== run A ==
==> flow/design.v <==
module adder(
    input [2:0] data,
    output cout,
    output s
);
assign s = data[2] ^ data[1] ^ data[0];
assign cout = data[2] & data[1] | (data[0] & (data[2] ^ data[1]));
endmodule
module BoothBase
(
    input neg,  
    input pos,  
    input neg2, 
    input pos2, 
    input [1:0] x,  
    output p
);
assign p = (neg&~x[1]) | (neg2&~x[0]) | (pos&x[1]) | (pos2&x[0]);
endmodule
module BoothSelectSignal
(
    input [2:0] y,  
    output neg,  
    output pos,  
    output neg2, 
    output pos2  
);
assign neg = (y[2]&~y[1]&y[0]) | (y[2]&y[1]&~y[0]);
assign pos = (~y[2]&~y[1]&y[0]) | (~y[2]&y[1]&~y[0]);
assign neg2 = y[2]&~y[1]&~y[0];
assign pos2 = ~y[2]&y[1]&y[0];
endmodule
module BoothInterBase
(
    input [2:0] y,  
    input [63:0] x,
    output [63:0] p,
    output c  
);
wire neg,pos,neg2,pos2;
BoothSelectSignal u_BoothSelectSignal(
    .y(y),
    .neg(neg),
    .pos(pos),
    .neg2(neg2),
    .pos2(pos2)
);
BoothBase u_BoothBase(
    .neg(neg),
    .pos(pos),
    .neg2(neg2),
    .pos2(pos2),
    .x({x[0],1'b0}),
    .p(p[0])
);
generate
    genvar i;
    for(i=1;i<64;i=i+1) begin
        BoothBase us_BoothBase(
            .neg(neg),
            .pos(pos),
            .neg2(neg2),
            .pos2(pos2),
            .x(x[i:i-1]),
            .p(p[i])
        );
    end
endgenerate
assign c = neg || neg2;
endmodule
module wallace17
(
    input [16:0] in_data,
    input [13:0] cin,
    output [13:0] cout,
    output c,s
);
wire [4:0] first_s;
adder first1 (.data(in_data[04:02]), .cout(cout[0]), .s(first_s[0]));
adder first2 (.data(in_data[07:05]), .cout(cout[1]), .s(first_s[1]));
adder first3 (.data(in_data[10:08]), .cout(cout[2]), .s(first_s[2]));
adder first4 (.data(in_data[13:11]), .cout(cout[3]), .s(first_s[3]));
adder first5 (.data(in_data[16:14]), .cout(cout[4]), .s(first_s[4]));
wire [3:0] second_s;
adder second1 (.data(cin[2:0]                   ), .cout(cout[5]), .s(second_s[0]));
adder second2 (.data({in_data[0],cin[4:3]}      ), .cout(cout[6]), .s(second_s[1]));
adder second3 (.data({first_s[1:0],in_data[1]}  ), .cout(cout[7]), .s(second_s[2]));
adder second4 (.data(first_s[4:2]               ), .cout(cout[8]), .s(second_s[3]));
wire [1:0] third_s;
adder third1 (.data({second_s[0],cin[6:5]} ), .cout(cout[09]), .s(third_s[0]));
adder third2 (.data(second_s[3:1]          ), .cout(cout[10]), .s(third_s[1]));
wire [1:0] fourth_s;
adder fourth1 (.data(cin[9:7]               ), .cout(cout[11]), .s(fourth_s[0]));
adder fourth2 (.data({third_s[1:0],cin[10]} ), .cout(cout[12]), .s(fourth_s[1]));
wire fifth_s;
adder fifth1 (.data({fourth_s[1:0],cin[11]}), .cout(cout[13]), .s(fifth_s));
adder sixth1 (.data({fifth_s,cin[13:12]}), .cout(c), .s(s));
endmodule
module mul
(
    input rst,
    input clk,
    input sign,
    input [31:0] x,
    input [31:0] y,
    output [63:0] result
);
wire [63:0] ex_x;
wire [33:0] ex_y;
assign ex_x = sign ? {{32{x[31]}},x} : {32'b0,x};
assign ex_y = sign ? {{2{y[31]}},y} : {2'b0,y};
wire [16:0] carry;
wire [63:0] part_res [16:0];
BoothInterBase ufirst_BoothInterBase(
        .y({ex_y[1:0],1'b0}), 
        .x(ex_x), 
        .p(part_res[0]), 
        .c(carry[0])
    );
generate
    genvar i;
    for(i=2;i<=32;i=i+2) begin
        BoothInterBase ui_BoothInterBase(
            .y(ex_y[i+1:i-1]),
            .x(ex_x<<i),
            .p(part_res[i>>1]),
            .c(carry[i>>1])
        );
    end
endgenerate
reg [16:0] carry_stage;
reg [16:0] part_res_stage [63:0];
integer m,n;
always @(posedge clk or posedge rst) begin
    if(rst) begin
        carry_stage <= 17'b0;
        for(m=0;m<64;m=m+1) begin
            part_res_stage [m] <= 17'b0;
        end
    end
    else begin
        carry_stage <= carry;
        for(m=0;m<64;m=m+1) begin
            for(n=0;n<17;n=n+1) begin
                part_res_stage[m][n] <= part_res[n][m];
            end
        end
    end
end
wire [13:0] wallace_carry [64:0];
wire [63:0] c_res,s_res;
wallace17 ufirst_wallace17(
        .in_data(part_res_stage[0]), 
        .cin(carry_stage[13:0]), 
        .cout(wallace_carry[1]),
        .c(c_res[0]),
        .s(s_res[0])
    );
generate
    genvar k;
    for(k=1;k<64;k=k+1) begin
        wallace17 ufirst_wallace17(
            .in_data(part_res_stage[k]), 
            .cin(wallace_carry[k]), 
            .cout(wallace_carry[k+1]),
            .c(c_res[k]),
            .s(s_res[k])
        );
    end
endgenerate
assign result = s_res + {c_res[62:0],carry_stage[14]} + carry_stage[15];
endmodule
export LEC_CHECK = 0
export CAP_MARGIN = 20
export CORE_MARGIN = 2
export CORE_UTILIZATION = 71
export MAX_ROUTING_LAYER = met4
export SLEW_MARGIN = 20
create_clock -name core_clock -period 7.87 [get_ports {clk}]
run.sh (not shown) runs the stock make flow with config.mk's settings and CLKGATE_MAP_FILE=.
Complete run, failing final checks: run A, reason setup timing.
Modified inputs, run B compared to run A
# run A
export LEC_CHECK = 0
export CAP_MARGIN = 20
export CORE_MARGIN = 2
export CORE_UTILIZATION = 71
export MAX_ROUTING_LAYER = met4
export SLEW_MARGIN = 20
create_clock -name core_clock -period 7.87 [get_ports {clk}]
# run B
export LEC_CHECK = 0
export CAP_MARGIN = 20
export CORE_MARGIN = 2
export CORE_UTILIZATION = 40
export SLEW_MARGIN = 20
create_clock -name core_clock -period 9.8 [get_ports {clk}]
Results
Post-route clock period utilization is higher on run A
Run B against run A; critical path depth is down by more than 10%.
Run B: done, clean on timing, DRC and antenna
Going from run A to run B, worst setup slack grows by 1460 ps.
Compare run A and run B | met2 global-route usage higher: run A
Run A → run B: routed wire length dropped 1.1%; wire length on met2 climbed 7300 microns; final design instance area without fill dropped 2.9%.
Edits applied to the flow inputs when going from run B to run C:
# run B
export LEC_CHECK = 0
export CAP_MARGIN = 20
export CORE_MARGIN = 2
export CORE_UTILIZATION = 40
export SLEW_MARGIN = 20
create_clock -name core_clock -period 9.8 [get_ports {clk}]
# run C
export LEC_CHECK = 0
export CAP_MARGIN = 20
export CORE_MARGIN = 2
export CORE_UTILIZATION = 72
export CTS_CLUSTER_SIZE = 55
export HOLD_SLACK_MARGIN = 0.29
export PLACE_DENSITY = 0.35
export SETUP_SLACK_MARGIN = 1.29
export SLEW_MARGIN = 20
create_clock -name core_clock -period 8.26 [get_ports {clk}]
### Flow results
- Changes observed in run C relative to run B: total routed wirelength saw a decrease, combinational gate area went up, cell count -about 8%.
- Run C ran in full, but the layout does not pass; the checks complain about setup timing.
Modified inputs, run D compared to run C
# run C
export LEC_CHECK = 0
export CAP_MARGIN = 20
export CORE_MARGIN = 2
export CORE_UTILIZATION = 72
export CTS_CLUSTER_SIZE = 55
export HOLD_SLACK_MARGIN = 0.29
export PLACE_DENSITY = 0.35
export SETUP_SLACK_MARGIN = 1.29
export SLEW_MARGIN = 20
create_clock -name core_clock -period 8.26 [get_ports {clk}]
# run D
export LEC_CHECK = 0
export ABC_AREA = 1
export CAP_MARGIN = 0
export CORE_ASPECT_RATIO = 0.9
export CORE_MARGIN = 2
export CORE_UTILIZATION = 72
export CTS_CLUSTER_SIZE = 36
export HOLD_SLACK_MARGIN = 0.27
export MAX_ROUTING_LAYER = met4
export PLACE_DENSITY_LB_ADDON = 0.02
export SETUP_SLACK_MARGIN = 1.46
export SLEW_MARGIN = 20
create_clock -name core_clock -period 5.5 [get_ports {clk}]
- Run D finished all stages; layout check result: FAIL, due to setup timing.
- Comparing synthesized area for run D and run C, the smaller number came from run C.
- Run D reports a higher signed area change from the synthesized netlist to the final layout than run C does.
- In the reports for run D and run C, the larger via count normalized by instance count belongs to run D.
- Final core area utilization (run D over run C): increase, 2.9 points
- Run D ended with less worst hold slack after final layout than run C.
- Relative to run C, synthesis area per yosys has increased by 2.5% in run D.
- Comparing run D and run C, the higher routed wire length was measured on run D.
